==> design/flow/design.v <==
`timescale 1ns / 1ps
module gauss1d #(
    parameter DATA_WIDTH = 14
)(
    input wire clk,
    input wire rst_n,
    input wire in_window_valid,
    input wire [DATA_WIDTH*5-1:0] in_window_value,
    output reg [4+DATA_WIDTH-1:0] out_event_value,
    output reg out_event_valid
    );
always @(posedge clk or negedge rst_n) begin
    if(~rst_n) begin
        out_event_value <= 0;
        out_event_valid <= 0;
    end
    else begin
        if(in_window_valid == 1) begin
            out_event_value <= in_window_value[DATA_WIDTH*0+DATA_WIDTH-1:DATA_WIDTH*0] + 4*in_window_value[DATA_WIDTH*1+DATA_WIDTH-1:DATA_WIDTH*1] + 6*in_window_value[DATA_WIDTH*2+DATA_WIDTH-1:DATA_WIDTH*2] + 4*in_window_value[DATA_WIDTH*3+DATA_WIDTH-1:DATA_WIDTH*3] + in_window_value[DATA_WIDTH*4+DATA_WIDTH-1:DATA_WIDTH*4];
            out_event_valid <= 1;
        end
        else begin
            out_event_value <= 0;
            out_event_valid <= 0;
        end
    end
end
endmodule
`timescale 1ns / 1ps
module gauss5 #(
    parameter DATA_WIDTH = 14
)(
    input wire clk,
    input wire rst_n,
    input wire [DATA_WIDTH*5*5-1:0] in_window_value,
    input wire in_window_valid,
    input wire [15:0] in_window_addr,
    input wire ready_for_new_event,      
    output reg [8+DATA_WIDTH-1:0] out_event_value,
    output reg out_event_valid,
    output reg [15:0] out_event_addr,
    output wire window_req               
    );
assign window_req = ready_for_new_event;
wire out_event_valid_0;
wire [DATA_WIDTH+4-1:0] out_event_value_0;
gauss1d #(
    .DATA_WIDTH(DATA_WIDTH)
) gauss1d_inst_0 (
    .clk(clk),
    .rst_n(rst_n),
    .in_window_valid(in_window_valid),
    .in_window_value(in_window_value[DATA_WIDTH*5*1-1:DATA_WIDTH*5*0]),
    .out_event_value(out_event_value_0),
    .out_event_valid(out_event_valid_0)
    );
wire out_event_valid_1;
wire [DATA_WIDTH+4-1:0] out_event_value_1;
gauss1d #(
    .DATA_WIDTH(DATA_WIDTH)
) gauss1d_inst_1 (
    .clk(clk),
    .rst_n(rst_n),
    .in_window_valid(in_window_valid),
    .in_window_value(in_window_value[DATA_WIDTH*5*2-1:DATA_WIDTH*5*1]),
    .out_event_value(out_event_value_1),
    .out_event_valid(out_event_valid_1)
    );
wire out_event_valid_2;
wire [DATA_WIDTH+4-1:0] out_event_value_2;
gauss1d #(
    .DATA_WIDTH(DATA_WIDTH)
) gauss1d_inst_2 (
    .clk(clk),
    .rst_n(rst_n),
    .in_window_valid(in_window_valid),
    .in_window_value(in_window_value[DATA_WIDTH*5*3-1:DATA_WIDTH*5*2]),
    .out_event_value(out_event_value_2),
    .out_event_valid(out_event_valid_2)
    );
wire out_event_valid_3;
wire [DATA_WIDTH+4-1:0] out_event_value_3;
gauss1d #(
    .DATA_WIDTH(DATA_WIDTH)
) gauss1d_inst_3 (
    .clk(clk),
    .rst_n(rst_n),
    .in_window_valid(in_window_valid),
    .in_window_value(in_window_value[DATA_WIDTH*5*4-1:DATA_WIDTH*5*3]),
    .out_event_value(out_event_value_3),
    .out_event_valid(out_event_valid_3)
    );
wire out_event_valid_4;
wire [DATA_WIDTH+4-1:0] out_event_value_4;
gauss1d #(
    .DATA_WIDTH(DATA_WIDTH)
) gauss1d_inst_4 (
    .clk(clk),
    .rst_n(rst_n),
    .in_window_valid(in_window_valid),
    .in_window_value(in_window_value[DATA_WIDTH*5*5-1:DATA_WIDTH*5*4]),
    .out_event_value(out_event_value_4),
    .out_event_valid(out_event_valid_4)
    );
always @(posedge clk or negedge rst_n) begin
    if(~rst_n) begin
        out_event_value <= 0;
        out_event_valid <= 0;
        out_event_addr <= 0;
    end
    else begin
        if(out_event_valid_0 == 1 && out_event_valid_1 == 1 && out_event_valid_2 == 1 && out_event_valid_3 == 1 && out_event_valid_4 == 1) begin
            out_event_value <= out_event_value_0 + 4*out_event_value_1 + 6*out_event_value_2 + 4*out_event_value_3 + out_event_value_4;
            out_event_valid <= 1;
            out_event_addr <= in_window_addr;
        end
        else begin
            out_event_value <= 0;
            out_event_valid <= 0;
            out_event_addr <= 0;
        end
    end
end
endmodule
`timescale 1ns / 1ps
module harrisres #(
    parameter DATA_WIDTH = 23
)(
    input wire clk,
    input wire rst_n,
    input wire [DATA_WIDTH-2:0] in_event_value_xx,
    input wire [DATA_WIDTH-1:0] in_event_value_xy,
    input wire [DATA_WIDTH-2:0] in_event_value_yy,
    input wire in_event_valid_xx,
    input wire in_event_valid_xy,
    input wire in_event_valid_yy,
    input wire [15:0] in_event_addr_xx,
    input wire [15:0] in_event_addr_xy,
    input wire [15:0] in_event_addr_yy,
    input wire ready_for_new_event,      
    output reg [DATA_WIDTH+22:0] out_event_value,
    output reg out_event_valid,
    output reg [15:0] out_event_addr,
    output wire event_req                
    );
assign event_req = ready_for_new_event;
always @(posedge clk or negedge rst_n) begin
    if(~rst_n) begin
        out_event_value <= 0;
        out_event_valid <= 0;
        out_event_addr <= 0;
    end
    else begin
        if(in_event_valid_xx == 1 && in_event_valid_xy == 1 && in_event_valid_yy == 1 && in_event_addr_xx == in_event_addr_xy && in_event_addr_xx == in_event_addr_yy) begin
            out_event_value <= 25 * in_event_value_xx * in_event_value_yy - 25 * in_event_value_xy * in_event_value_xy - (in_event_value_xx + in_event_value_yy) * (in_event_value_xx + in_event_value_yy);
            out_event_valid <= 1;
            out_event_addr <= in_event_addr_xx;
        end
        else begin
            out_event_value <= 0;
            out_event_valid <= 0;
            out_event_addr <= 0;
        end
    end
end
endmodule
`timescale 1ns / 1ps
module harris_response (
    input  wire         clk,
    input  wire         rst_n,
    input  wire [349:0] in_window_value_xx,
    input  wire [374:0] in_window_value_xy,
    input  wire [349:0] in_window_value_yy,
    input  wire         in_window_valid,
    input  wire [15:0]  in_window_addr,
    input  wire         ready_for_new_event,
    output wire [45:0]  out_event_value,
    output wire         out_event_valid,
    output wire [15:0]  out_event_addr,
    output wire         window_req
    );
wire [15:0] addr_xx, addr_xy, addr_yy;
wire [21:0] value_xx, value_yy;
wire [22:0] value_xy;
wire valid_xx, valid_xy, valid_yy;
wire req_xx, req_xy, req_yy;
wire event_req;
assign window_req = req_xx & req_xy & req_yy;
gauss5 #(.DATA_WIDTH(14)) gauss5_inst_xx (
    .clk(clk), .rst_n(rst_n),
    .in_window_value(in_window_value_xx), .in_window_valid(in_window_valid),
    .in_window_addr(in_window_addr), .ready_for_new_event(event_req),
    .out_event_valid(valid_xx), .out_event_addr(addr_xx),
    .out_event_value(value_xx), .window_req(req_xx));
gauss5 #(.DATA_WIDTH(15)) gauss5_inst_xy (
    .clk(clk), .rst_n(rst_n),
    .in_window_value(in_window_value_xy), .in_window_valid(in_window_valid),
    .in_window_addr(in_window_addr), .ready_for_new_event(event_req),
    .out_event_valid(valid_xy), .out_event_addr(addr_xy),
    .out_event_value(value_xy), .window_req(req_xy));
gauss5 #(.DATA_WIDTH(14)) gauss5_inst_yy (
    .clk(clk), .rst_n(rst_n),
    .in_window_value(in_window_value_yy), .in_window_valid(in_window_valid),
    .in_window_addr(in_window_addr), .ready_for_new_event(event_req),
    .out_event_valid(valid_yy), .out_event_addr(addr_yy),
    .out_event_value(value_yy), .window_req(req_yy));
harrisres #(.DATA_WIDTH(23)) harrisres_inst (
    .clk(clk), .rst_n(rst_n),
    .in_event_value_xx(value_xx), .in_event_value_yy(value_yy),
    .in_event_value_xy(value_xy),
    .in_event_valid_xx(valid_xx), .in_event_valid_yy(valid_yy),
    .in_event_valid_xy(valid_xy),
    .in_event_addr_xx(addr_xx), .in_event_addr_yy(addr_yy),
    .in_event_addr_xy(addr_xy),
    .ready_for_new_event(ready_for_new_event),
    .out_event_valid(out_event_valid), .out_event_addr(out_event_addr),
    .out_event_value(out_event_value), .event_req(event_req));
endmodule
==> design/flow/run.sh <==
#!/bin/bash
# the make line also repeats each setting of config.mk as NAME=value (left out here)
make -C /OpenROAD-flow-scripts/flow DESIGN_CONFIG=/design/flow/config.mk WORK_HOME=/design/flow/orfs CLKGATE_MAP_FILE= finish
==> design/flow/config.mk <==
export PLATFORM = sky130hd
export DESIGN_NAME = harris_response
export DESIGN_NICKNAME = harris_response
export VERILOG_FILES = /design/flow/design.v
export SDC_FILE = /design/flow/constraint.sdc
export NUM_CORES = 4
export LEC_CHECK = 0
export CAP_MARGIN = 20
export CORE_MARGIN = 2
export CORE_UTILIZATION = 67
export SLEW_MARGIN = 20
==> design/flow/constraint.sdc <==
create_clock -name core_clock -period 10.6 [get_ports {clk}]
set_input_delay 2.1200 -clock core_clock [delete_from_list [all_inputs] [get_ports {clk}]]
set_output_delay 2.1200 -clock core_clock [all_outputs]
set_load 0.01 [all_outputs]
==> flow_summary_export.csv, run 1 <==
group,metric,value,unit
status,status,"failed layout checks",
status,violations,"setup timing",
synthesis,yosysTopAreaCell,"fa_1",
synthesis,yosys-top-cells-count,"3,224 x inv_1, 2,413 x fa_1, 1,311 x ha_1",
worst_setup_path,end_kind,"flip-flop",
place,place_congestion,1.14,
clocking,htree_levels,2,
worst_setup_path,crit_arrival,12.26,ns
drt,first_iter_violations,9988,
floorplanning,core_area,171000,um2
worst_setup_path,critPathBufInv,11,
synthesis,ys_sh_aoi,0.0768,
cells_and_area,design_area,138000,um2
worst_setup_path,worst_ep_required_time,11.17,ns
worst_setup_path,crit_top_cell,"fa_1",
floorplanning,die_area,175000,um2
worst_setup_path,crit_end,"harrisres_inst.out_event_value[38]",
synthesis,synthMuxAreaShare,0.000533,
final_timing,fin_crit,11.70,ns
final_timing,rsz0062_at_grt,"true",
worst_setup_path,r2r_start,"gauss5_inst_xy.out_event_value[5]",
hold_path,min_path_cells,1,
synthesis,topCellsByArea,"fa_1 42%, ha_1 14%, inv_1 11%, dfrtp_1 9.2%, and2_1 4.0%",
synthesis,synth_nets,17000,
hold_path,whs_endpoint,"harrisres_inst.out_event_addr[12]",
floorplanning,std_cell_rows,152,
run,warning_count,91,
worst_setup_path,max_stage_delay,0.56,ns
synthesis,ys_sh_xor,0.0440,
synthesis,yosys_warnings,5,
synthesis,ys.flops,423,
clocking,cts_tree,"built",
final_timing,worstMarginPinSlew,1.01,ns
clocking,holdBufCountCts,0,
drt,first_pass_iters,10,
floorplanning,pin_count,1159,
final_timing,final-max-slew-violation-count,0,
worst_setup_path,crit_fanout,4,
place,portBuffers,1156,
worst_setup_path,worst_setup_path_start_kind,"flip-flop",
drt,routed_wl,422,mm
clocking,cts.path.max_buffers,3,
clocking,cts.sinks,423,
synthesis,simple_gate_area_frac,0.108,
cells_and_area,syn_to_final_growth,20.2,%
synthesis,top_area_frac,0.420,
final_timing,setup_viol,28,
global_routing,grt_usage,0.495,
worst_setup_path,critPathKind,"flip-flop to flip-flop",
synthesis,yosysSeqAreaShare,0.0921,
worst_setup_path,cp.depth,46,
floorplanning,fp-utilization,0.672,
place,place_area,134000,um2
run,cap_violations,0,
clocking,clock-root-buffer,"clkbuf_16",
worst_setup_path,r2r_slack,-1.10,ns
place,hpwl,362,mm
worst_setup_path,reg2reg_depth,46,
synthesis,synth.logic.top_family,"adder cells",
final_timing,finalWorstSetupSlack,-1.10,ns
synthesis,syn_inst,12200,
global_routing,antenna_found_initial,101,
drt,ant_nets,0,
synthesis,ys_cells,12200,
drt,wl_per_cell,26.0,um
synthesis,synthFlopType,"dfrtp_1",
drt,vias_per_cell,5.90,
cells_and_area,nets,18700,
synthesis,enable_flop_cells,0,
drt,via_count,95700,
global_routing,grt_pass1_wl,630,mm
worst_setup_path,critPathLaunch,"gauss5_inst_xy.out_event_value[5]",
floorplanning,chipHeight,418,um
synthesis,syn-cell-area,115000,um2
final_timing,finalCritPeriodShare,1.10,
floorplanning,dieWidth,418,um
hold_path,min-delay-start,"gauss5_inst_yy.out_event_addr[12]",
worst_setup_path,crit_family,"adder cells",
drt,drcViolationCount,0,
synthesis,synth.avg_cell_area,9.45,um2
place,pre_cts_slack,-1.15,ns
final_timing,hold_violations,0,
synthesis,top_cell,"inv_1",
synthesis,fa_ha_area_frac,0.563,
clocking,clk_pin_slew_worst_paths,0.07,ns
clocking,clk_latency,0.71,ns
hold_path,holdCritPathClass,"flip-flop to flip-flop",
final_timing,slew_headroom,0.311,
synthesis,ys_types,74,
final_timing,fin_skew,0.0665,ns
global_routing,grt_pass1_vias,104000,
global_routing,grt_max_degree,167,
synthesis,synth_async_sr_flop_share,1.00,
final_timing,fmax,0.0855,GHz
worst_setup_path,slowest_stage,"fa_1",
worst_setup_path,reg2reg_to,"harrisres_inst.out_event_value[38]",
clocking,cts_buffers,51,
global_routing,gr-total-overflow,0,
synthesis,yosysChipArea,115000,um2
[routing by layer]
layer  global-route usage  vias up  part of all wire
met2                0.729     6043              0.43
met3                0.205     1865              0.14
met4                0.344       64             0.089
li1                     -    40100                 -
met5              0.00861        -            0.0015
met1                0.589    47700              0.34
[through the flow]
stage,hold WS [ns],std cells,setup TNS (ns),util
after floorplan,0.412,12200,-3.46,-
after detailed placement,0.441,16000,-21.31,0.787
after global placement,0.437,16000,-16.96,0.787
after global routing,0.467,16200,-25.27,0.808
after CTS,0.457,16100,-10.54,0.803
final,0.457,16200,-17.33,0.808
[cell type report]
| class | count | area, um2 |
|---|---|---|
| multi-input cells | 8193 | 92300 |
| fillers | 10700 | 32800 |
| repair buffers | 1975 | 18300 |
| inverters | 3238 | 12200 |
| flip-flops and latches | 423 | 10600 |
| well taps | 2233 | 2790 |
| clock buffers | 63 | 1410 |
| clock inverters | 32 | 467 |
| diodes | 72 | 180 |
[repair_timing]
action,in CTS,in global routing
setup buffers,28,27
resized,165,123
endpoints found under the setup margin,30,34
pin swaps,112,93
==> inputs of run 2 (changes only) <==
ABC_AREA = 1   (was default)
CORE_UTILIZATION = 72   (was 67)
PLACE_DENSITY_LB_ADDON = 0.01   (was default)
clock period = 7.85 ns   (was 10.6 ns; I/O delays follow)
==> run 2 against run 1 <==
Net effect:
- the layout fails its checks (capacitance limit, slew limit, setup timing)
- synthesized cell count grew 12%
- cell area grew 3.2%
- die area shrank 6.3%
- clock skew grew 0.0025 ns
- sequential cell count is the same
- critical endpoint is now harrisres_inst.out_event_value[45]
- highest routed layer unchanged
==> flow_summary_export.csv, run 2 <==
group,metric,value,unit
synthesis,ys_sh_aoi,0.0708,
worst_setup_path,worst_setup_path_start_kind,"flip-flop",
hold_path,min-delay-start,"gauss5_inst_yy.out_event_addr[6]",
status,status,"failed layout checks",
worst_setup_path,crit_end,"harrisres_inst.out_event_value[45]",
synthesis,syn_inst,13600,
synthesis,top_area_frac,0.417,
synthesis,synthMuxAreaShare,0.0000865,
worst_setup_path,max_stage_delay,0.80,ns
final_timing,slew_headroom,-0.483,
synthesis,synth.avg_cell_area,8.51,um2
worst_setup_path,r2r_start,"gauss5_inst_xx.out_event_value[0]",
synthesis,synth_nets,18400,
global_routing,grt_max_degree,141,
floorplanning,std_cell_rows,147,
final_timing,setup_viol,42,
final_timing,fin_skew,0.0690,ns
floorplanning,chipHeight,405,um
worst_setup_path,critPathBufInv,10,
floorplanning,pin_count,1159,
final_timing,hold_violations,0,
drt,drcViolationCount,0,
global_routing,gr-total-overflow,0,
worst_setup_path,worst_ep_required_time,8.47,ns
worst_setup_path,r2r_slack,-3.57,ns
synthesis,top_cell,"inv_1",
synthesis,yosysTopAreaCell,"fa_1",
worst_setup_path,crit_arrival,12.04,ns
cells_and_area,syn_to_final_growth,23.2,%
synthesis,ys.flops,423,
synthesis,yosys_warnings,5,
clocking,htree_levels,2,
drt,ant_nets,0,
hold_path,whs_endpoint,"harrisres_inst.out_event_addr[6]",
clocking,cts_buffers,53,
drt,via_count,110000,
synthesis,ys_sh_xor,0.0242,
synthesis,yosys-top-cells-count,"3,967 x inv_1, 2,413 x fa_1, 1,975 x nand2_1",
run,warning_count,93,
worst_setup_path,crit_top_cell,"fa_1",
status,violations,"capacitance limit, slew limit, setup timing",
global_routing,antenna_found_initial,126,
run,cap_violations,1,
clocking,clk_pin_slew_worst_paths,0.08,ns
synthesis,synthFlopType,"dfrtp_1",
final_timing,finalCritPeriodShare,1.46,
final_timing,fmax,0.0876,GHz
worst_setup_path,reg2reg_to,"harrisres_inst.out_event_value[45]",
drt,first_iter_violations,15200,
worst_setup_path,end_kind,"flip-flop",
drt,routed_wl,458,mm
synthesis,simple_gate_area_frac,0.115,
synthesis,fa_ha_area_frac,0.559,
final_timing,final-max-slew-violation-count,3,
synthesis,topCellsByArea,"fa_1 42%, ha_1 14%, inv_1 13%, dfrtp_1 9.1%, nand2_1 6.4%",
synthesis,yosysSeqAreaShare,0.0915,
clocking,cts_tree,"built",
place,place_area,138000,um2
synthesis,enable_flop_cells,0,
synthesis,synth.logic.top_family,"adder cells",
cells_and_area,nets,20400,
place,place_congestion,1.14,
worst_setup_path,crit_family,"adder cells",
final_timing,worstMarginPinSlew,2.22,ns
place,pre_cts_slack,-3.05,ns
synthesis,ys_cells,13600,
clocking,cts.sinks,423,
place,portBuffers,1156,
floorplanning,die_area,164000,um2
floorplanning,dieWidth,405,um
drt,vias_per_cell,6.15,
global_routing,grt_pass1_wl,675,mm
worst_setup_path,crit_fanout,7,
worst_setup_path,critPathLaunch,"gauss5_inst_xx.out_event_value[0]",
final_timing,finalWorstSetupSlack,-3.57,ns
global_routing,grt_pass1_vias,118000,
drt,first_pass_iters,16,
synthesis,ys_types,54,
clocking,clk_latency,0.74,ns
synthesis,yosysChipArea,116000,um2
hold_path,holdCritPathClass,"flip-flop to flip-flop",
synthesis,syn-cell-area,116000,um2
place,hpwl,362,mm
worst_setup_path,reg2reg_depth,50,
synthesis,synth_async_sr_flop_share,1.00,
clocking,cts.path.max_buffers,3,
hold_path,min_path_cells,2,
clocking,clock-root-buffer,"clkbuf_16",
cells_and_area,design_area,143000,um2
worst_setup_path,slowest_stage,"fa_1",
final_timing,rsz0062_at_grt,"true",
worst_setup_path,cp.depth,50,
worst_setup_path,critPathKind,"flip-flop to flip-flop",
floorplanning,fp-utilization,0.723,
global_routing,grt_usage,0.560,
drt,wl_per_cell,25.7,um
cells_and_area,fin_util,0.891,
floorplanning,core_area,160000,um2
final_timing,fin_crit,11.42,ns
final_timing,whs,0.439,ns
-- run 2: final cells by class --
| type | instances | area, um2 |
|---|---|---|
| clock buffer | 73 | 1520 |
| tap | 2086 | 2610 |
| sequential | 423 | 10600 |
| timing repair buffer | 2217 | 20300 |
| clock inverter | 26 | 312 |
| timing repair inverter | 3 | 27.5 |
| fill | 7426 | 17400 |
| inverter | 4014 | 15200 |
| antenna | 97 | 243 |
| multi-input combinational | 8885 | 91800 |
-- run 2: layer usage --
metal	GRT usage	routed length (um)
met1	0.580	133000
met2	0.817	194000
met3	0.304	74500
met4	0.494	54500
met5	0.0464	1670
-- run 2: per-stage QoR --
step                std cells  TNS, ns
floorplan               13600   -49.29
global placement        17500   -81.75
detailed placement      17500   -88.65
CTS                     17700   -80.14
global route            17800  -120.36
finish                  17800  -115.62
-- run 2: timing repair --
item,CTS,global route
buffers inserted,71,31
pin swaps,127,102
hold buffers,0,0
hold endpoints to repair,0,0
endpoints found under the setup margin,41,43
resized,337,202
gates cloned,4,0
==> inputs of run 3 (changes only) <==
CTS_CLUSTER_SIZE = 72   (was default)
SETUP_SLACK_MARGIN = 2.31   (was default)
clock period = 9.53 ns   (was 7.85 ns; I/O delays follow)
==> run 3 against run 2 <==
Net effect:
- area after synthesis stayed put
- die area unchanged
- the flow now stops in global routing
- synthesized cell count unchanged
==> flow_summary_export.csv, run 3 <==
group,metric,value,unit
status,stop_stage,"global routing",
synthesis,top_area_frac,0.417,
synthesis,syn-cell-area,116000,um2
place,hpwl,369,mm
place,place_congestion,1.11,
status,status,"aborted with a tool error",
synthesis,simple_gate_area_frac,0.115,
place,portBuffers,1156,
synthesis,yosysSeqAreaShare,0.0915,
synthesis,ys_cells,13600,
synthesis,synth.avg_cell_area,8.51,um2
floorplanning,die_area,164000,um2
synthesis,ys_sh_aoi,0.0708,
clocking,cts.sinks,423,
synthesis,synth_async_sr_flop_share,1.00,
floorplanning,chipHeight,405,um
floorplanning,std_cell_rows,147,
floorplanning,core_area,160000,um2
synthesis,topCellsByArea,"fa_1 42%, ha_1 14%, inv_1 13%, dfrtp_1 9.1%, nand2_1 6.4%",
synthesis,ys.flops,423,
synthesis,yosys-top-cells-count,"3,967 x inv_1, 2,413 x fa_1, 1,975 x nand2_1",
synthesis,yosysChipArea,116000,um2
synthesis,synth_nets,18400,
synthesis,top_cell,"inv_1",
floorplanning,fp-utilization,0.723,
floorplanning,pin_count,1159,
synthesis,syn_inst,13600,
synthesis,synthFlopType,"dfrtp_1",
synthesis,synth.logic.top_family,"adder cells",
synthesis,ys_types,54,
clocking,htree_levels,2,
synthesis,yosys_warnings,5,
clocking,clock-root-buffer,"clkbuf_16",
synthesis,ys_sh_xor,0.0242,
synthesis,yosysTopAreaCell,"fa_1",
floorplanning,dieWidth,405,um
place,place_inst,17500,
synthesis,synthMuxAreaShare,0.0000865,
synthesis,fa_ha_area_frac,0.559,
clocking,cts.path.max_buffers,3,
clocking,cts_buffers,53,
synthesis,enable_flop_cells,0,
-- run 3: stage by stage --
step	setup slack (ns)	instance area (um2)
2_1_floorplan	-0.197	117000
3_3_place_gp	-1.13	137000
3_5_place_dp	-1.43	137000
4_1_cts	-1.03	141000
-- run 3: timing repair --
| item | 4_1_cts |
|---|---|
| pin swaps | 102 |
| cloned | 3 |
| setup buffers | 70 |
| setup endpoints to repair | 53 |
| resized | 352 |
| hold buffers | 0 |
==> inputs of run 4 (changes only) <==
ABC_AREA = default   (was 1)
CORE_UTILIZATION = 70   (was 72)
CTS_CLUSTER_SIZE = default   (was 72)
PLACE_DENSITY = 0.6   (was default)
PLACE_DENSITY_LB_ADDON = default   (was 0.01)
SETUP_SLACK_MARGIN = default   (was 2.31)
clock period = 7.85 ns   (was 9.53 ns; I/O delays follow)
==> run 4 against run 3 <==
Net effect:
- the layout now fails its checks (capacitance limit, slew limit, setup timing)
- synthesized cell count fell by 10%
- area after synthesis is 0.65% lower
- die area up 2.2%
==> flow_summary_export.csv, run 4 <==
group,metric,value,unit
status,status,"failed layout checks",
status,violations,"capacitance limit, slew limit, setup timing",
synthesis,synth.logic.top_family,"adder cells",
global_routing,antenna_found_initial,133,
place,hpwl,354,mm
worst_setup_path,r2r_start,"gauss5_inst_xx.out_event_value[5]",
worst_setup_path,critPathBufInv,12,
synthesis,synth.avg_cell_area,9.45,um2
synthesis,ys_sh_xor,0.0440,
drt,wl_per_cell,26.8,um
drt,routed_wl,439,mm
final_timing,final-max-slew-violation-count,3,
worst_setup_path,max_stage_delay,1.39,ns
synthesis,yosys_warnings,5,
clocking,cts_buffers,56,
run,warning_count,93,
global_routing,gr-total-overflow,0,
floorplanning,dieWidth,409,um
synthesis,yosysSeqAreaShare,0.0921,
hold_path,min_path_cells,1,
clocking,clk_latency,0.74,ns
cells_and_area,syn_to_final_growth,22.6,%
final_timing,slew_headroom,-0.249,
synthesis,simple_gate_area_frac,0.108,
cells_and_area,fin_util,0.865,
hold_path,holdCritPathClass,"flip-flop to flip-flop",
floorplanning,chipHeight,409,um
floorplanning,core_area,163000,um2
hold_path,whs_endpoint,"harrisres_inst.out_event_addr[11]",
worst_setup_path,crit_fanout,4,
worst_setup_path,reg2reg_depth,42,
drt,top_layer,"met5",
drt,vias_per_cell,6.09,
synthesis,top_area_frac,0.420,
final_timing,hold_violations,0,
global_routing,grt_max_degree,134,
synthesis,ys.flops,423,
final_timing,fin_crit,13.18,ns
global_routing,grt_pass1_wl,635,mm
synthesis,yosysTopAreaCell,"fa_1",
drt,ant_nets,0,
clocking,cts_tree,"built",
worst_setup_path,cp.depth,42,
clocking,cts.sinks,423,
worst_setup_path,crit_top_cell,"fa_1",
global_routing,grt_usage,0.517,
synthesis,synth_nets,17000,
final_timing,finalCritPeriodShare,1.68,
floorplanning,std_cell_rows,148,
synthesis,fa_ha_area_frac,0.563,
hold_path,min-delay-start,"gauss5_inst_yy.out_event_addr[11]",
drt,first_pass_iters,17,
synthesis,topCellsByArea,"fa_1 42%, ha_1 14%, inv_1 11%, dfrtp_1 9.2%, and2_1 4.0%",
floorplanning,fp-utilization,0.705,
synthesis,synthFlopType,"dfrtp_1",
final_timing,setup_viol,41,
synthesis,enable_flop_cells,0,
synthesis,yosys-top-cells-count,"3,224 x inv_1, 2,413 x fa_1, 1,311 x ha_1",
synthesis,ys_types,74,
floorplanning,die_area,167000,um2
worst_setup_path,reg2reg_to,"harrisres_inst.out_event_value[44]",
worst_setup_path,slowest_stage,"nor2_1",
clocking,clock-root-buffer,"clkbuf_16",
worst_setup_path,critPathLaunch,"gauss5_inst_xx.out_event_value[5]",
final_timing,fmax,0.0759,GHz
synthesis,syn-cell-area,115000,um2
worst_setup_path,end_kind,"flip-flop",
drt,drcViolationCount,0,
drt,via_count,99800,
drt,first_iter_violations,11700,
worst_setup_path,critPathKind,"flip-flop to flip-flop",
final_timing,rsz0062_at_grt,"true",
cells_and_area,fin_cells,16400,
global_routing,grt_pass1_vias,107000,
worst_setup_path,crit_family,"adder cells",
synthesis,ys_cells,12200,
synthesis,synthMuxAreaShare,0.000533,
clocking,holdBufCountCts,0,
worst_setup_path,crit_arrival,13.82,ns
drt,wl_met3,70.1,mm
synthesis,synth_async_sr_flop_share,1.00,
run,cap_violations,1,
final_timing,finalWorstSetupSlack,-5.33,ns
worst_setup_path,worst_ep_required_time,8.49,ns
synthesis,ys_sh_aoi,0.0768,
final_timing,fin_setup_tns,-164.15,ns
place,portBuffers,1156,
worst_setup_path,r2r_slack,-5.33,ns
place,place_inst,16100,
final_timing,worstMarginPinSlew,1.87,ns
worst_setup_path,worst_setup_path_start_kind,"flip-flop",
clocking,htree_levels,2,
cells_and_area,nets,18900,
clocking,clk_pin_slew_worst_paths,0.07,ns
synthesis,top_cell,"inv_1",
drt,route.met2.wl,187,mm
final_timing,fin_skew,0.0639,ns
synthesis,syn_inst,12200,
floorplanning,pin_count,1159,
drt,wl_met1,136,mm
clocking,cts.path.max_buffers,3,
synthesis,yosysChipArea,115000,um2
worst_setup_path,crit_end,"harrisres_inst.out_event_value[44]",
place,place_congestion,1.12,
run 4: timing repair:
action                     4_1_cts  5_1_grt
gates cloned                     1        3
setup endpoints to repair       41       41
pin swaps                      170      190
gates resized                  251      221
setup buffers                   48       59
run 4: per-layer routing:
| layer | GRT usage | vias up |
|---|---|---|
| li1 | - | 40500 |
| met4 | 0.381 | 102 |
| met2 | 0.755 | 7574 |
| met3 | 0.265 | 2696 |
| met5 | 0.0261 | - |
| met1 | 0.576 | 48900 |
run 4: stage by stage:
| stage | instance area, um2 | worst slack (ns) | hold slack [ns] |
|---|---|---|---|
| after floorplan | 116000 | -3.16 | 0.412 |
| after global placement | 136000 | -3.76 | 0.444 |
| after detailed placement | 136000 | -4.04 | 0.458 |
| after CTS | 139000 | -3.64 | 0.471 |
| after global routing | 141000 | -5.54 | 0.494 |
| final | 141000 | -5.33 | 0.473 |
run 4: final cells by class:
| class | instances | area [um2] |
|---|---|---|
| multi-input combinational | 8193 | 93300 |
| fill | 8329 | 22100 |
| antenna | 105 | 263 |
| sequential | 423 | 10600 |
| clock buffer | 72 | 1570 |
| clock inverter | 32 | 473 |
| inverter | 3238 | 12200 |
| timing repair buffer | 2152 | 19800 |
| tap | 2175 | 2720 |
==> inputs of run 5 (changes only) <==
CORE_UTILIZATION = 19   (was 70)
clock period = 16.2 ns   (was 7.85 ns; I/O delays follow)
==> run 5 against run 4 <==
Net effect:
- the run now finishes clean
- area after synthesis stayed put
- die area rose to 3.6 times the previous value
- global-route usage shrank 37 points
- final cell count up 30%
- highest routed layer unchanged
==> flow_summary_export.csv, run 5 <==
group,metric,value,unit
final_timing,setup_viol,0,
drt,vias_per_cell,4.01,
floorplanning,dieWidth,782,um
hold_path,min_path_cells,1,
worst_setup_path,reg2reg_depth,43,
worst_setup_path,crit_top_cell,"fa_1",
synthesis,ys_sh_aoi,0.0768,
drt,first_iter_violations,5208,
worst_setup_path,reg2reg_to,"harrisres_inst.out_event_value[43]",
synthesis,syn_inst,12200,
synthesis,top_cell,"inv_1",
final_timing,fmax,0.0721,GHz
hold_path,min-delay-start,"gauss5_inst_yy.out_event_addr[7]",
clocking,ctsResizeCount,0,
global_routing,grt_pass1_wl,644,mm
worst_setup_path,r2r_start,"gauss5_inst_xy.out_event_value[1]",
clocking,clock-root-buffer,"clkbuf_16",
synthesis,synth_nets,17000,
cells_and_area,fillCellCount,65500,
global_routing,antenna_found_initial,128,
drt,via_count,85800,
final_timing,fin_crit,13.87,ns
global_routing,grt_pass1_vias,92300,
synthesis,synth.logic.top_family,"adder cells",
drt,wl_met1,187,mm
run,warning_count,79,
status,status,"timing/DRC/antenna clean",
worst_setup_path,critPathBufInv,9,
final_timing,rsz0062_at_grt,"false",
synthesis,synth.avg_cell_area,9.45,um2
worst_setup_path,crit_fanout,23,
clocking,cts.path.max_buffers,4,
final_timing,fin_skew,0.0932,ns
cells_and_area,syn_to_final_growth,21.4,%
worst_setup_path,crit_arrival,14.56,ns
final_timing,hold_violations,0,
worst_setup_path,crit_end,"harrisres_inst.out_event_value[43]",
synthesis,fa_ha_area_frac,0.563,
drt,first_pass_iters,5,
synthesis,ys_cells,12200,
floorplanning,chipHeight,782,um
drt,drcViolationCount,0,
place,pre_cts_slack,2.57,ns
synthesis,topCellsByArea,"fa_1 42%, ha_1 14%, inv_1 11%, dfrtp_1 9.2%, and2_1 4.0%",
synthesis,yosys_warnings,5,
synthesis,yosysSeqAreaShare,0.0921,
final_timing,fin_setup_tns,0,ns
clocking,cts_tree,"built",
synthesis,synthMuxAreaShare,0.000533,
clocking,post-cts-setup-buffer-count,0,
final_timing,final-max-slew-violation-count,0,
floorplanning,core_area,603000,um2
cells_and_area,nets,18100,
drt,routed_wl,444,mm
clocking,clk_pin_slew_worst_paths,0.06,ns
floorplanning,pin_count,1159,
hold_path,holdCritPathClass,"flip-flop to flip-flop",
worst_setup_path,max_stage_delay,0.75,ns
worst_setup_path,critPathLaunch,"gauss5_inst_xy.out_event_value[1]",
synthesis,top_area_frac,0.420,
clocking,cts.sinks,423,
synthesis,ys.flops,423,
final_timing,worstMarginPinSlew,1.10,ns
worst_setup_path,end_kind,"flip-flop",
global_routing,grt_usage,0.145,
clocking,holdBufCountCts,0,
worst_setup_path,slowest_stage,"dfrtp_1",
global_routing,grt_max_degree,118,
final_timing,slew_headroom,0.267,
drt,route.met2.wl,210,mm
worst_setup_path,critPathKind,"flip-flop to flip-flop",
synthesis,syn-cell-area,115000,um2
worst_setup_path,worst_setup_path_start_kind,"flip-flop",
worst_setup_path,cp.depth,43,
drt,ant_nets,0,
clocking,htree_levels,3,
place,hpwl,400,mm
run,cap_violations,0,
floorplanning,die_area,611000,um2
drt,top_layer,"met5",
worst_setup_path,r2r_slack,2.33,ns
synthesis,ys_sh_xor,0.0440,
synthesis,yosysChipArea,115000,um2
synthesis,enable_flop_cells,0,
synthesis,ys_types,74,
hold_path,whs_endpoint,"harrisres_inst.out_event_addr[7]",
global_routing,gr-total-overflow,0,
place,portBuffers,1156,
worst_setup_path,worst_ep_required_time,16.89,ns
synthesis,simple_gate_area_frac,0.108,
worst_setup_path,crit_family,"adder cells",
floorplanning,std_cell_rows,285,
synthesis,yosysTopAreaCell,"fa_1",
final_timing,finalWorstSetupSlack,2.33,ns
floorplanning,fp-utilization,0.191,
final_timing,finalCritPeriodShare,0.856,
clocking,clk_latency,0.84,ns
drt,wl_per_cell,20.8,um
clocking,cts_buffers,70,
synthesis,synthFlopType,"dfrtp_1",
drt,wl_met3,32.1,mm
place,place_congestion,0.946,
synthesis,yosys-top-cells-count,"3,224 x inv_1, 2,413 x fa_1, 1,311 x ha_1",
synthesis,synth_async_sr_flop_share,1.00,
run 5: layer usage:
metal	up-vias	track usage
met1	43700	0.186
li1	38800	-
met3	527	0.0333
met2	2691	0.243
met5	-	0
met4	78	0.0386
run 5: layout make-up:
type / count / area, um2 / share of cell area
repair buffers: 1315 / 12800 / 0.0916
flip-flops and latches: 423 / 10600 / 0.0759
clock inverters: 33 / 413 / 0.00296
multi-input cells: 8193 / 91500 / 0.656
clock buffers: 86 / 1910 / 0.0137
well taps: 8036 / 10100 / 0.0721
inverters: 3238 / 12200 / 0.0871
diodes: 46 / 115 / 0.000825
run 5: per-stage QoR:
stage | cells | hold slack [ns] | util | instance area, um2
after floorplan | 12200 | 0.412 | - | 115000
after global placement | 21200 | 0.440 | 0.227 | 137000
after detailed placement | 21200 | 0.443 | 0.227 | 137000
after CTS | 21300 | 0.455 | 0.231 | 139000
after global routing | 21300 | 0.469 | 0.231 | 139000
final | 21400 | 0.455 | 0.232 | 140000
==> inputs of run 6 (changes only) <==
ABC_AREA = 1   (was default)
CORE_UTILIZATION = 72   (was 19)
CTS_CLUSTER_DIAMETER = 395   (was default)
CTS_CLUSTER_SIZE = 72   (was default)
PLACE_DENSITY = default   (was 0.6)
PLACE_DENSITY_LB_ADDON = 0.01   (was default)
SETUP_SLACK_MARGIN = 1.69   (was default)
clock period = 5.77 ns   (was 16.2 ns; I/O delays follow)
==> run 6 against run 5 <==
Net effect:
- the run now fails in global routing
- die area fell by 73%
- synthesized cell count rose by 12%
- area after synthesis rose by 0.65%
==> flow_summary_export.csv, run 6 <==
group,metric,value,unit
synthesis,synth_nets,18400,
synthesis,ys_sh_aoi,0.0708,
clocking,clock-root-buffer,"clkbuf_16",
global_routing,gr-total-overflow,38,
floorplanning,dieWidth,405,um
synthesis,yosys_warnings,5,
floorplanning,core_area,160000,um2
synthesis,fa_ha_area_frac,0.559,
floorplanning,fp-utilization,0.723,
synthesis,topCellsByArea,"fa_1 42%, ha_1 14%, inv_1 13%, dfrtp_1 9.1%, nand2_1 6.4%",
clocking,cts.sinks,423,
synthesis,top_cell,"inv_1",
synthesis,synth.logic.top_family,"adder cells",
status,status,"aborted with a tool error",
status,stop_stage,"global routing",
synthesis,syn_inst,13600,
synthesis,ys_sh_xor,0.0242,
clocking,cts.path.max_buffers,3,
synthesis,synth_async_sr_flop_share,1.00,
status,error_line,"[ERROR GRT-0232] Routing congestion too high. Check the congestion heatmap in the GUI.",
synthesis,yosysTopAreaCell,"fa_1",
synthesis,top_area_frac,0.417,
floorplanning,die_area,164000,um2
floorplanning,std_cell_rows,147,
synthesis,syn-cell-area,116000,um2
synthesis,yosys-top-cells-count,"3,967 x inv_1, 2,413 x fa_1, 1,975 x nand2_1",
synthesis,synthFlopType,"dfrtp_1",
synthesis,yosysSeqAreaShare,0.0915,
synthesis,synth.avg_cell_area,8.51,um2
synthesis,ys.flops,423,
floorplanning,pin_count,1159,
global_routing,grt_usage,0.679,
place,place_inst,18300,
place,portBuffers,1156,
clocking,cts_buffers,9,
clocking,holdBufCountCts,0,
place,hpwl,393,mm
synthesis,ys_cells,13600,
synthesis,ys_types,54,
clocking,htree_levels,1,
synthesis,simple_gate_area_frac,0.115,
floorplanning,chipHeight,405,um
synthesis,synthMuxAreaShare,0.0000865,
place,place_congestion,1.12,
synthesis,yosysChipArea,116000,um2
synthesis,enable_flop_cells,0,
==> run 6: layer usage <==
metal / overflow / GRT usage
met4: 14 / 0.657
met1: 0 / 0.663
met5: 0 / 0.264
met3: 1 / 0.499
met2: 23 / 0.886
==> run 6: timing repair <==
item | in CTS
resized | 339
buffers inserted | 46
endpoints found under the setup margin | 304
pin swaps | 127
==> run 6: through the flow <==
stage	hold slack [ns]	area (um2)	setup WS, ns
floorplan	0.398	117000	-3.96
global placement	0.416	143000	-4.93
detailed placement	0.420	143000	-5.35
CTS	0.477	145000	-5.04
==> inputs of run 7 (changes only) <==
ABC_AREA = default   (was 1)
CELL_PAD_IN_SITES_DETAIL_PLACEMENT = 1   (was default)
CORE_ASPECT_RATIO = 1.53   (was default)
CORE_MARGIN = 10   (was 2)
CORE_UTILIZATION = 40   (was 72)
CTS_CLUSTER_DIAMETER = 89   (was 395)
CTS_CLUSTER_SIZE = default   (was 72)
MAX_ROUTING_LAYER = met4   (was default)
PLACE_DENSITY_LB_ADDON = 0.11   (was 0.01)
SETUP_SLACK_MARGIN = default   (was 1.69)
clock period = 13.0 ns   (was 5.77 ns; I/O delays follow)
==> run 7 against run 6 <==
Net effect:
- the run now finishes clean
- area after synthesis down 0.65%
- synthesized cell count down 10%
- die area up 89%
==> flow_summary_export.csv, run 7 <==
group,metric,value,unit
clocking,cts_buffers,56,
place,hpwl,457,mm
drt,wl_per_cell,28.7,um
clocking,htree_levels,2,
synthesis,synth_async_sr_flop_share,1.00,
synthesis,ys_cells,12200,
synthesis,ys.flops,423,
floorplanning,die_area,310000,um2
cells_and_area,logic_area,91200,um2
synthesis,yosysTopAreaCell,"fa_1",
synthesis,syn_inst,12200,
worst_setup_path,crit_arrival,13.22,ns
final_timing,setup_viol,0,
worst_setup_path,end_kind,"flip-flop",
global_routing,grt_usage,0.331,
final_timing,hold_violations,0,
global_routing,gr-total-overflow,0,
global_routing,grt_max_degree,184,
worst_setup_path,critPathLaunch,"gauss5_inst_xy.out_event_value[4]",
run,cap_violations,0,
final_timing,fmax,0.0795,GHz
synthesis,ys_sh_xor,0.0440,
synthesis,top_cell,"inv_1",
final_timing,fin_setup_tns,0,ns
global_routing,grt_pass1_wl,723,mm
synthesis,synth_nets,17000,
synthesis,enable_flop_cells,0,
hold_path,min-delay-start,"gauss5_inst_yy.out_event_addr[7]",
floorplanning,fp-utilization,0.402,
worst_setup_path,reg2reg_to,"harrisres_inst.out_event_value[45]",
hold_path,whs_endpoint,"harrisres_inst.out_event_addr[7]",
clocking,cts_tree,"built",
final_timing,fin_skew,0.0722,ns
floorplanning,pin_count,1159,
hold_path,holdCritPathClass,"flip-flop to flip-flop",
status,status,"timing/DRC/antenna clean",
worst_setup_path,r2r_start,"gauss5_inst_xy.out_event_value[4]",
clocking,clock-root-buffer,"clkbuf_16",
cells_and_area,fillCellCount,32600,
hold_path,min_path_cells,1,
worst_setup_path,worst_setup_path_start_kind,"flip-flop",
synthesis,synthFlopType,"dfrtp_1",
final_timing,finalCritPeriodShare,0.967,
place,portBuffers,1156,
cells_and_area,syn_to_final_growth,18.5,%
synthesis,synth.logic.top_family,"adder cells",
worst_setup_path,r2r_slack,0.43,ns
worst_setup_path,worst_ep_required_time,13.65,ns
final_timing,slew_headroom,0.247,
clocking,cts.path.max_buffers,3,
worst_setup_path,cp.depth,42,
final_timing,worstMarginPinSlew,1.12,ns
drt,first_iter_violations,4224,
drt,first_pass_iters,6,
synthesis,simple_gate_area_frac,0.108,
synthesis,ys_sh_aoi,0.0768,
floorplanning,dieWidth,453,um
clocking,cts.sinks,423,
worst_setup_path,critPathKind,"flip-flop to flip-flop",
floorplanning,core_area,286000,um2
cells_and_area,nets,18300,
final_timing,rsz0062_at_grt,"true",
synthesis,yosysSeqAreaShare,0.0921,
synthesis,syn-cell-area,115000,um2
run,warning_count,89,
global_routing,antenna_found_initial,179,
synthesis,fa_ha_area_frac,0.563,
clocking,clk_latency,0.76,ns
synthesis,topCellsByArea,"fa_1 42%, ha_1 14%, inv_1 11%, dfrtp_1 9.2%, and2_1 4.0%",
synthesis,yosys-top-cells-count,"3,224 x inv_1, 2,413 x fa_1, 1,311 x ha_1",
drt,ant_nets,0,
synthesis,yosys_warnings,5,
worst_setup_path,crit_top_cell,"fa_1",
synthesis,top_area_frac,0.420,
global_routing,grt_pass1_vias,106000,
final_timing,fin_crit,12.57,ns
worst_setup_path,crit_fanout,7,
drt,routed_wl,501,mm
synthesis,synth.avg_cell_area,9.45,um2
drt,drcViolationCount,0,
synthesis,yosysChipArea,115000,um2
synthesis,synthMuxAreaShare,0.000533,
worst_setup_path,crit_end,"harrisres_inst.out_event_value[45]",
worst_setup_path,reg2reg_depth,42,
worst_setup_path,critPathBufInv,11,
place,place_congestion,1.03,
clocking,holdBufCountCts,0,
drt,vias_per_cell,5.15,
worst_setup_path,max_stage_delay,0.88,ns
worst_setup_path,crit_family,"adder cells",
clocking,clk_pin_slew_worst_paths,0.07,ns
floorplanning,std_cell_rows,243,
synthesis,ys_types,74,
floorplanning,chipHeight,683,um
drt,via_count,90000,
final_timing,final-max-slew-violation-count,0,
cells_and_area,seqCellArea,10600,um2
worst_setup_path,slowest_stage,"xnor2_2",
## run 7: routing by layer
| metal | track usage | part of all wire |
|---|---|---|
| met2 | 0.591 | 0.52 |
| met5 | - | 0 |
| met3 | 0.0571 | 0.052 |
| met1 | 0.348 | 0.36 |
| met4 | 0.173 | 0.069 |
## run 7: timing repair
item	4_1_cts	5_1_grt
setup endpoints to repair	0	8
setup buffers	0	1
resized	0	12
hold endpoints to repair	0	0
## run 7: per-stage QoR
| stage | hold WS (ns) | std cells | instance area [um2] | utilization | worst slack (ns) |
|---|---|---|---|---|---|
| floorplan | 0.412 | 12200 | 115000 | - | 1.17 |
| global placement | 0.438 | 17200 | 134000 | 0.467 | 0.0878 |
| detailed placement | 0.445 | 17200 | 134000 | 0.467 | 0.111 |
| CTS | 0.459 | 17300 | 136000 | 0.475 | 0.0499 |
| global route | 0.468 | 17400 | 136000 | 0.476 | -0.0379 |
| finish | 0.458 | 17500 | 136000 | 0.476 | 0.427 |
## run 7: layout make-up
| cell class | count | share of cell area |
|---|---|---|
| tap | 3797 | 0.0349 |
| sequential | 423 | 0.0778 |
| antenna | 123 | 0.00226 |
| clock buffer | 67 | 0.0112 |
| inverter | 3238 | 0.0893 |
| multi-input combinational | 8193 | 0.670 |
| clock inverter | 37 | 0.00444 |
| timing repair buffer | 1582 | 0.110 |
==> inputs of run 8 (changes only) <==
CELL_PAD_IN_SITES_GLOBAL_PLACEMENT = 0   (was default)
CORE_ASPECT_RATIO = 1.9   (was 1.53)
CORE_MARGIN = 2   (was 10)
CORE_UTILIZATION = 64   (was 40)
CTS_CLUSTER_DIAMETER = 114   (was 89)
CTS_CLUSTER_SIZE = 57   (was default)
HOLD_SLACK_MARGIN = 0.11   (was default)
MIN_ROUTING_LAYER = met2   (was default)
PLACE_DENSITY_LB_ADDON = 0.23   (was 0.11)
SLEW_MARGIN = 25   (was 20)
TNS_END_PERCENT = 55   (was default)
clock period = 18.5 ns   (was 13.0 ns; I/O delays follow)
==> run 8 against run 7 <==
Net effect:
- the run now fails in detailed placement
- die area decreased by 41%
- area after synthesis unchanged
- synthesized cell count unchanged
==> flow_summary_export.csv, run 8 <==
group,metric,value,unit
synthesis,ys_cells,12200,
status,stop_stage,"detailed placement",
synthesis,top_area_frac,0.420,
synthesis,synth_nets,17000,
synthesis,top_cell,"inv_1",
floorplanning,std_cell_rows,214,
synthesis,yosysTopAreaCell,"fa_1",
floorplanning,core_area,179000,um2
synthesis,synthFlopType,"dfrtp_1",
status,status,"aborted with a tool error",
floorplanning,chipHeight,588,um
synthesis,synthMuxAreaShare,0.000533,
synthesis,yosysChipArea,115000,um2
place,portBuffers,1156,
place,place_congestion,1.51,
synthesis,enable_flop_cells,0,
synthesis,topCellsByArea,"fa_1 42%, ha_1 14%, inv_1 11%, dfrtp_1 9.2%, and2_1 4.0%",
floorplanning,dieWidth,311,um
status,error_line,"[ERROR DPL-0033] detailed placement checks failed during check placement.",
synthesis,syn_inst,12200,
synthesis,simple_gate_area_frac,0.108,
synthesis,ys_types,74,
floorplanning,pin_count,1159,
synthesis,fa_ha_area_frac,0.563,
synthesis,yosys_warnings,5,
synthesis,yosys-top-cells-count,"3,224 x inv_1, 2,413 x fa_1, 1,311 x ha_1",
floorplanning,die_area,183000,um2
synthesis,ys_sh_xor,0.0440,
synthesis,synth.avg_cell_area,9.45,um2
synthesis,ys.flops,423,
synthesis,syn-cell-area,115000,um2
synthesis,synth.logic.top_family,"adder cells",
synthesis,synth_async_sr_flop_share,1.00,
synthesis,yosysSeqAreaShare,0.0921,
floorplanning,fp-utilization,0.644,
synthesis,ys_sh_aoi,0.0768,
==> run 8: through the flow <==
step	hold WS [ns]	setup slack [ns]	instance area [um2]	cells
floorplan	0.412	6.67	115000	12200
global placement	0.437	4.50	130000	15500
==> inputs of run 9 (changes only) <==
CELL_PAD_IN_SITES_DETAIL_PLACEMENT = default   (was 1)
CELL_PAD_IN_SITES_GLOBAL_PLACEMENT = default   (was 0)
CORE_ASPECT_RATIO = 0.5   (was 1.9)
CORE_MARGIN = 7   (was 2)
CORE_UTILIZATION = 36   (was 64)
CTS_CLUSTER_DIAMETER = 78   (was 114)
CTS_CLUSTER_SIZE = 10   (was 57)
HOLD_SLACK_MARGIN = default   (was 0.11)
MAX_ROUTING_LAYER = default   (was met4)
MIN_ROUTING_LAYER = default   (was met2)
PLACE_DENSITY = 0.6   (was default)
PLACE_DENSITY_LB_ADDON = default   (was 0.23)
SETUP_SLACK_MARGIN = -1.22   (was default)
SLEW_MARGIN = 20   (was 25)
TNS_END_PERCENT = 10   (was 55)
clock period = 13.0 ns   (was 18.5 ns; I/O delays follow)
==> run 9 against run 8 <==
Net effect:
- the layout now fails its checks (setup timing)
- die area rose by 84%
- area after synthesis is the same
- synthesized cell count unchanged
==> flow_summary_export.csv, run 9 <==
group,metric,value,unit
final_timing,fmax,0.0763,GHz
synthesis,ys_types,74,
hold_path,holdCritPathClass,"flip-flop to flip-flop",
status,status,"failed layout checks",
place,place_congestion,0.984,
final_timing,setup_viol,1,
cells_and_area,fin_util,0.424,
worst_setup_path,max_stage_delay,0.55,ns
global_routing,grt_pass1_wl,590,mm
clocking,cts.path.max_buffers,3,
clocking,holdBufCountCts,0,
clocking,clk_pin_slew_worst_paths,0.06,ns
synthesis,syn-cell-area,115000,um2
worst_setup_path,end_kind,"flip-flop",
worst_setup_path,r2r_start,"gauss5_inst_xy.out_event_value[3]",
cells_and_area,nets,18100,
synthesis,yosysTopAreaCell,"fa_1",
place,hpwl,359,mm
worst_setup_path,crit_fanout,22,
run,warning_count,82,
final_timing,fin_skew,0.0458,ns
synthesis,yosysSeqAreaShare,0.0921,
worst_setup_path,r2r_slack,-0.11,ns
drt,wl_per_cell,22.6,um
hold_path,min_path_cells,1,
floorplanning,fp-utilization,0.362,
clocking,htree_levels,2,
worst_setup_path,cp.depth,44,
synthesis,synth.avg_cell_area,9.45,um2
run,cap_violations,0,
cells_and_area,design_area,134000,um2
synthesis,synthFlopType,"dfrtp_1",
clocking,clock-root-buffer,"clkbuf_16",
final_timing,hold_violations,0,
floorplanning,die_area,336000,um2
synthesis,synth_async_sr_flop_share,1.00,
synthesis,top_cell,"inv_1",
synthesis,yosysChipArea,115000,um2
drt,ant_nets,0,
synthesis,synth_nets,17000,
synthesis,ys.flops,423,
drt,first_iter_violations,5532,
worst_setup_path,critPathLaunch,"gauss5_inst_xy.out_event_value[3]",
floorplanning,pin_count,1159,
drt,first_pass_iters,5,
status,violations,"setup timing",
synthesis,synthMuxAreaShare,0.000533,
synthesis,yosys_warnings,5,
final_timing,finalWorstSetupSlack,-0.109,ns
floorplanning,std_cell_rows,146,
global_routing,grt_max_degree,129,
worst_setup_path,critPathBufInv,9,
final_timing,final-max-slew-violation-count,0,
clocking,ctsResizeCount,0,
worst_setup_path,crit_top_cell,"fa_1",
worst_setup_path,critPathKind,"flip-flop to flip-flop",
floorplanning,core_area,317000,um2
floorplanning,chipHeight,414,um
clocking,post-cts-setup-buffer-count,0,
drt,via_count,85600,
synthesis,ys_cells,12200,
synthesis,yosys-top-cells-count,"3,224 x inv_1, 2,413 x fa_1, 1,311 x ha_1",
drt,drcViolationCount,0,
hold_path,min-delay-start,"gauss5_inst_yy.out_event_addr[6]",
final_timing,whs,0.453,ns
worst_setup_path,slowest_stage,"fa_1",
floorplanning,dieWidth,813,um
synthesis,topCellsByArea,"fa_1 42%, ha_1 14%, inv_1 11%, dfrtp_1 9.2%, and2_1 4.0%",
worst_setup_path,crit_end,"harrisres_inst.out_event_value[45]",
final_timing,fin_crit,13.11,ns
worst_setup_path,crit_arrival,13.71,ns
clocking,cts.sinks,423,
synthesis,top_area_frac,0.420,
clocking,cts_buffers,59,
clocking,clk_latency,0.75,ns
final_timing,slew_headroom,0.128,
global_routing,gr-total-overflow,0,
synthesis,fa_ha_area_frac,0.563,
synthesis,synth.logic.top_family,"adder cells",
synthesis,ys_sh_aoi,0.0768,
drt,vias_per_cell,4.86,
clocking,cts_tree,"built",
worst_setup_path,worst_setup_path_start_kind,"flip-flop",
hold_path,whs_endpoint,"harrisres_inst.out_event_addr[6]",
cells_and_area,syn_to_final_growth,17.0,%
global_routing,grt_pass1_vias,91500,
synthesis,enable_flop_cells,0,
worst_setup_path,reg2reg_depth,44,
final_timing,worstMarginPinSlew,1.31,ns
synthesis,ys_sh_xor,0.0440,
synthesis,simple_gate_area_frac,0.108,
worst_setup_path,reg2reg_to,"harrisres_inst.out_event_value[45]",
drt,routed_wl,398,mm
place,portBuffers,1156,
place,place_area,132000,um2
global_routing,antenna_found_initial,81,
global_routing,grt_usage,0.237,
final_timing,finalCritPeriodShare,1.01,
worst_setup_path,worst_ep_required_time,13.60,ns
synthesis,syn_inst,12200,
worst_setup_path,crit_family,"adder cells",
run 9: metrics by stage:
step	worst slack (ns)	instances	TNS [ns]
2_1_floorplan	1.17	12200	0
3_5_place_dp	0.0497	17400	0
5_1_grt	-0.594	17600	-1.92
4_1_cts	-0.00408	17500	-0.00408
3_3_place_gp	0.172	17400	0
6_report	-0.109	17600	-0.109
run 9: cell type report:
type,instances,area (um2)
Antenna cell,78,195
Clock buffer,66,1520
Clock inverter,22,248
Fill cell,31100,183000
Inverter,3238,12200
Multi-Input combinational cell,8193,91200
Sequential cell,423,10600
Tap cell,4218,5280
Timing Repair Buffer,1370,13200
run 9: routing by layer:
metal | routed length [um] | global-route usage | vias to the layer above | share of wire
li1 | - | - | 38900 | -
met1 | 176000 | 0.328 | 43900 | 0.44
met2 | 188000 | 0.387 | 2357 | 0.47
met3 | 24200 | 0.0380 | 422 | 0.061
met4 | 9940 | 0.0606 | 18 | 0.025
met5 | 128 | 0 | - | 0.00032
==> inputs of run 10 (changes only) <==
ABC_AREA = 1   (was default)
CORE_ASPECT_RATIO = default   (was 0.5)
CORE_MARGIN = 2   (was 7)
CORE_UTILIZATION = 64   (was 36)
CTS_CLUSTER_DIAMETER = default   (was 78)
CTS_CLUSTER_SIZE = default   (was 10)
SETUP_SLACK_MARGIN = default   (was -1.22)
TNS_END_PERCENT = default   (was 10)
==> run 10 against run 9 <==
Net effect:
- the run now finishes clean
- final cell count decreased by 1.8%
- hold slack got worse by 0.016 ns
- synthesized cell count increased by 12%
- highest routed layer unchanged
- setup slack improved by 0.54 ns
- non-clock buffer count increased by 31
- clock-buffer cell count increased by 1
==> flow_summary_export.csv, run 10 <==
group,metric,value,unit
worst_setup_path,critPathKind,"flip-flop to flip-flop",
floorplanning,die_area,184000,um2
clocking,cts_tree,"built",
worst_setup_path,worst_ep_required_time,13.65,ns
place,pre_cts_slack,0.379,ns
global_routing,gr-total-overflow,0,
cells_and_area,syn_to_final_growth,15.3,%
synthesis,enable_flop_cells,0,
synthesis,fa_ha_area_frac,0.559,
floorplanning,std_cell_rows,156,
worst_setup_path,end_kind,"flip-flop",
place,hpwl,390,mm
synthesis,ys_types,54,
worst_setup_path,reg2reg_to,"harrisres_inst.out_event_value[43]",
clocking,htree_levels,2,
drt,wl_per_cell,26.3,um
synthesis,synth.avg_cell_area,8.51,um2
worst_setup_path,crit_arrival,13.21,ns
worst_setup_path,crit_top_cell,"fa_1",
synthesis,yosysTopAreaCell,"fa_1",
synthesis,yosys_warnings,5,
final_timing,rsz0062_at_grt,"false",
worst_setup_path,reg2reg_depth,41,
synthesis,simple_gate_area_frac,0.115,
synthesis,top_cell,"inv_1",
final_timing,final-max-slew-violation-count,0,
synthesis,synthFlopType,"dfrtp_1",
hold_path,holdCritPathClass,"flip-flop to flip-flop",
final_timing,fmax,0.0796,GHz
cells_and_area,nets,19600,
clocking,cts.sinks,423,
clocking,clk_latency,0.74,ns
cells_and_area,fin_util,0.741,
final_timing,fin_skew,0.130,ns
synthesis,topCellsByArea,"fa_1 42%, ha_1 14%, inv_1 13%, dfrtp_1 9.1%, nand2_1 6.4%",
global_routing,grt_pass1_wl,671,mm
global_routing,grt_pass1_vias,109000,
floorplanning,core_area,180000,um2
floorplanning,chipHeight,429,um
clocking,cts.path.max_buffers,3,
final_timing,fin_crit,12.56,ns
drt,routed_wl,454,mm
worst_setup_path,cp.depth,41,
hold_path,whs_endpoint,"harrisres_inst.out_event_addr[8]",
floorplanning,fp-utilization,0.642,
worst_setup_path,slowest_stage,"dfrtp_1",
final_timing,finalCritPeriodShare,0.967,
hold_path,min_path_cells,2,
drt,first_iter_violations,11500,
synthesis,synth_async_sr_flop_share,1.00,
worst_setup_path,r2r_start,"gauss5_inst_xy.out_event_value[0]",
global_routing,grt_usage,0.500,
run,warning_count,82,
synthesis,syn_inst,13600,
synthesis,synthMuxAreaShare,0.0000865,
final_timing,setup_viol,0,
synthesis,ys_sh_aoi,0.0708,
worst_setup_path,critPathLaunch,"gauss5_inst_xy.out_event_value[0]",
drt,ant_nets,0,
drt,first_pass_iters,10,
clocking,cts_buffers,52,
final_timing,worstMarginPinSlew,1.35,ns
synthesis,syn-cell-area,116000,um2
clocking,holdBufCountCts,0,
global_routing,grt_max_degree,151,
synthesis,yosysChipArea,116000,um2
worst_setup_path,worst_setup_path_start_kind,"flip-flop",
place,place_congestion,1.13,
worst_setup_path,crit_end,"harrisres_inst.out_event_value[43]",
floorplanning,pin_count,1159,
drt,vias_per_cell,5.90,
clocking,clock-root-buffer,"clkbuf_16",
worst_setup_path,r2r_slack,0.44,ns
synthesis,yosysSeqAreaShare,0.0915,
worst_setup_path,critPathBufInv,7,
final_timing,finalWorstSetupSlack,0.435,ns
synthesis,ys_sh_xor,0.0242,
status,status,"timing/DRC/antenna clean",
final_timing,whs,0.437,ns
synthesis,yosys-top-cells-count,"3,967 x inv_1, 2,413 x fa_1, 1,975 x nand2_1",
run,cap_violations,0,
floorplanning,dieWidth,429,um
synthesis,ys.flops,423,
place,portBuffers,1156,
worst_setup_path,crit_fanout,18,
drt,via_count,102000,
global_routing,antenna_found_initial,123,
drt,drcViolationCount,0,
synthesis,synth.logic.top_family,"adder cells",
clocking,clk_pin_slew_worst_paths,0.07,ns
final_timing,slew_headroom,0.0934,
worst_setup_path,crit_family,"adder cells",
final_timing,fin_setup_tns,0,ns
worst_setup_path,max_stage_delay,0.80,ns
synthesis,top_area_frac,0.417,
synthesis,synth_nets,18400,
synthesis,ys_cells,13600,
hold_path,min-delay-start,"gauss5_inst_yy.out_event_addr[8]",
final_timing,hold_violations,0,
[run 10: stage by stage]
stage                     cell area [um2]  std cells
after floorplan                    116000      13600
after global placement             131000      17100
after detailed placement           131000      17100
after CTS                          133000      17200
after global routing               133000      17200
final                              133000      17300
[run 10: what timing repair did]
| item | CTS | global route |
|---|---|---|
| setup buffers | 0 | 0 |
| gates resized | 0 | 2 |
| endpoints found under the hold margin | 0 | 0 |
| endpoints found under the setup margin | 0 | 3 |
[run 10: cell type report]
cell class                 count  area (um2)
antenna                      107         268
clock buffer                  67        1460
clock inverter                29         518
fill                       12500       46700
inverter                    4014       15100
multi-input combinational   8884       89100
sequential                   423       10600
tap                         2370        2970
timing repair buffer        1401       13500
[run 10: metal layers]
| metal | vias up | track usage | wire (um) |
|---|---|---|---|
| met1 | 49500 | 0.574 | 148000 |
| met3 | 2545 | 0.231 | 68100 |
| met2 | 7500 | 0.716 | 189000 |
| met5 | - | 0.0133 | 701 |
| li1 | 42500 | - | - |
| met4 | 84 | 0.408 | 49400 |
